Setup of job 1341:
==> flow/design.v (excerpt) <==
module cpu(clk, rst, imem_addr, imem_data, dmem_addr, dmem_wdata, dmem_we, dmem_re, dmem_rdata);
For scale: roughly 6200 cells after synthesis, roughly 58000 sq um of cells after synthesis.
Settings: LEC_CHECK=0, CAP_MARGIN=20, CORE_MARGIN=2, CORE_UTILIZATION=66, MAX_ROUTING_LAYER=met4, PLACE_DENSITY=0.6, SLEW_MARGIN=20; clock period 9.69 ns.
run.sh (not shown) runs the stock make flow with config.mk's settings and CLKGATE_MAP_FILE=.
> inputs changed (job 1341 -> job 8968)
- MAX_ROUTING_LAYER removed (was met4)
- CORE_UTILIZATION changed from 66 to 72
- CTS_CLUSTER_DIAMETER newly set to 354
- PLACE_DENSITY changed from 0.6 to 0.38
- TNS_END_PERCENT newly set to 10
- CTS_CLUSTER_SIZE newly set to 94
- the clock period (ns, I/O delays scaled along) changed from 9.69 to 6.06
==> comparison <==
global routing: job 8968 exited with error. Initial core utilization: job 8968 vs job 1341 up 6.2 points. Setup slack at placement ends up lower on job 8968. Cmp job 8968 vs job 1341: vertical die dimension lower in job 8968. From job 8968 to job 1341, simple-gate portion of the synthesized area did not move at all. Die area improves in job 8968 relative to job 1341. Job 8968: area of the core is about 9% lower than what job 1341 reported.
Setup changes, job 8968 to job 8159
- putting MAX_ROUTING_LAYER at met4 where nothing was set
- clearing TNS_END_PERCENT, which used to be 10
- clearing CTS_CLUSTER_DIAMETER, which used to be 354
- swapping 0.38 for 0.6 in PLACE_DENSITY
- swapping 72 for 63 in CORE_UTILIZATION
- clearing CTS_CLUSTER_SIZE, which used to be 94
- swapping 6.06 for 8.33 in the clock period (ns, I/O delays scaled along)
--- outcome ---
- Summary: with job 8968 as the reference, post-detailed-placement cell area in job 8159 moved down by a few percent.
- Job 8159 and job 8968 ended up with nearly the same area fraction in and, or, nand and nor cells.
- Job 8159 closes out successfully: all stages finished, all timing, DRC and antenna checks passed.
- Re synthesized area: no difference whatsoever between job 8968 and job 8159.
- Against job 8968, job 8159 reports a number of setup buffers added after CTS that is lower.
For job 2465, these inputs were changed with respect to job 8159:
- putting CTS_CLUSTER_SIZE at 53 where nothing was set
- swapping 63 for 72 in CORE_UTILIZATION
- swapping 0.6 for 0.95 in PLACE_DENSITY
- swapping 8.33 for 9.69 in the clock period (ns, I/O delays scaled along)
==> results <==
Of job 8159 and job 2465, only job 8159 finishes the flow clean. Cmp job 2465 vs job 8159: global placement routability congestion higher in job 2465. Reported for job 2465 and job 8159, synthesized cell count turned out identical to the last digit. Against job 8159, job 2465 reports a worst setup slack after placement that is higher. Job 8159 has higher half-perimeter wire length after detailed placement than job 2465. Delta (job 2465 minus job 8159): die boundary width now smaller, number of sinks on the clock net comparable. Diff job 8159 -> job 2465 | post-cts repair resize count | decrease of 10. On count of placed standard cells including taps, the lower figure sits with job 2465, not job 8159. [job 2465 vs job 8159] site row count: lower in job 2465. Compared with job 8159, job 2465 shows a higher floorplan core density.

* * *

P:
cpu again, from the RTL that the note above started with.
==> flow/config.mk <==
export PLATFORM = sky130hd
export DESIGN_NAME = cpu
export DESIGN_NICKNAME = cpu
export VERILOG_FILES = /design/flow/design.v
export SDC_FILE = /design/flow/constraint.sdc
export NUM_CORES = 4
export LEC_CHECK = 0
export ABC_AREA = 0
export CAP_MARGIN = 15
export CORE_ASPECT_RATIO = 1.03
export CORE_MARGIN = 2
export CORE_UTILIZATION = 72
export MAX_ROUTING_LAYER = met4
export PLACE_DENSITY = 0.62
export SETUP_SLACK_MARGIN = -0.4
export SLEW_MARGIN = 20
export TNS_END_PERCENT = 70
==> flow/constraint.sdc <==
create_clock -name core_clock -period 6.14 [get_ports {clk}]
set_input_delay 1.2280 -clock core_clock [delete_from_list [all_inputs] [get_ports {clk}]]
set_output_delay 1.2280 -clock core_clock [all_outputs]
set_load 0.01 [all_outputs]
P failed in global routing with GRT-0232.
Changes in Q relative to P:
==> flow/config.mk <==
export PLATFORM = sky130hd
export DESIGN_NAME = cpu
export DESIGN_NICKNAME = cpu
export VERILOG_FILES = /design/flow/design.v
export SDC_FILE = /design/flow/constraint.sdc
export NUM_CORES = 4
export LEC_CHECK = 0
export ABC_AREA = 1
export CAP_MARGIN = 20
export CORE_MARGIN = 2
export CORE_UTILIZATION = 57
export PLACE_DENSITY = 0.6
export SLEW_MARGIN = 20
==> flow/constraint.sdc <==
create_clock -name core_clock -period 9.25 [get_ports {clk}]
set_input_delay 1.8500 -clock core_clock [delete_from_list [all_inputs] [get_ports {clk}]]
set_output_delay 1.8500 -clock core_clock [all_outputs]
set_load 0.01 [all_outputs]
Q: no failed stages, no open violations at the end. Delta (Q minus P): CTS buffer count increased by about 16% relative to the old numbers; floorplan core area increased by about 45% relative to the old numbers; share of synthesized registers carrying an async set or reset closely matched the old numbers.
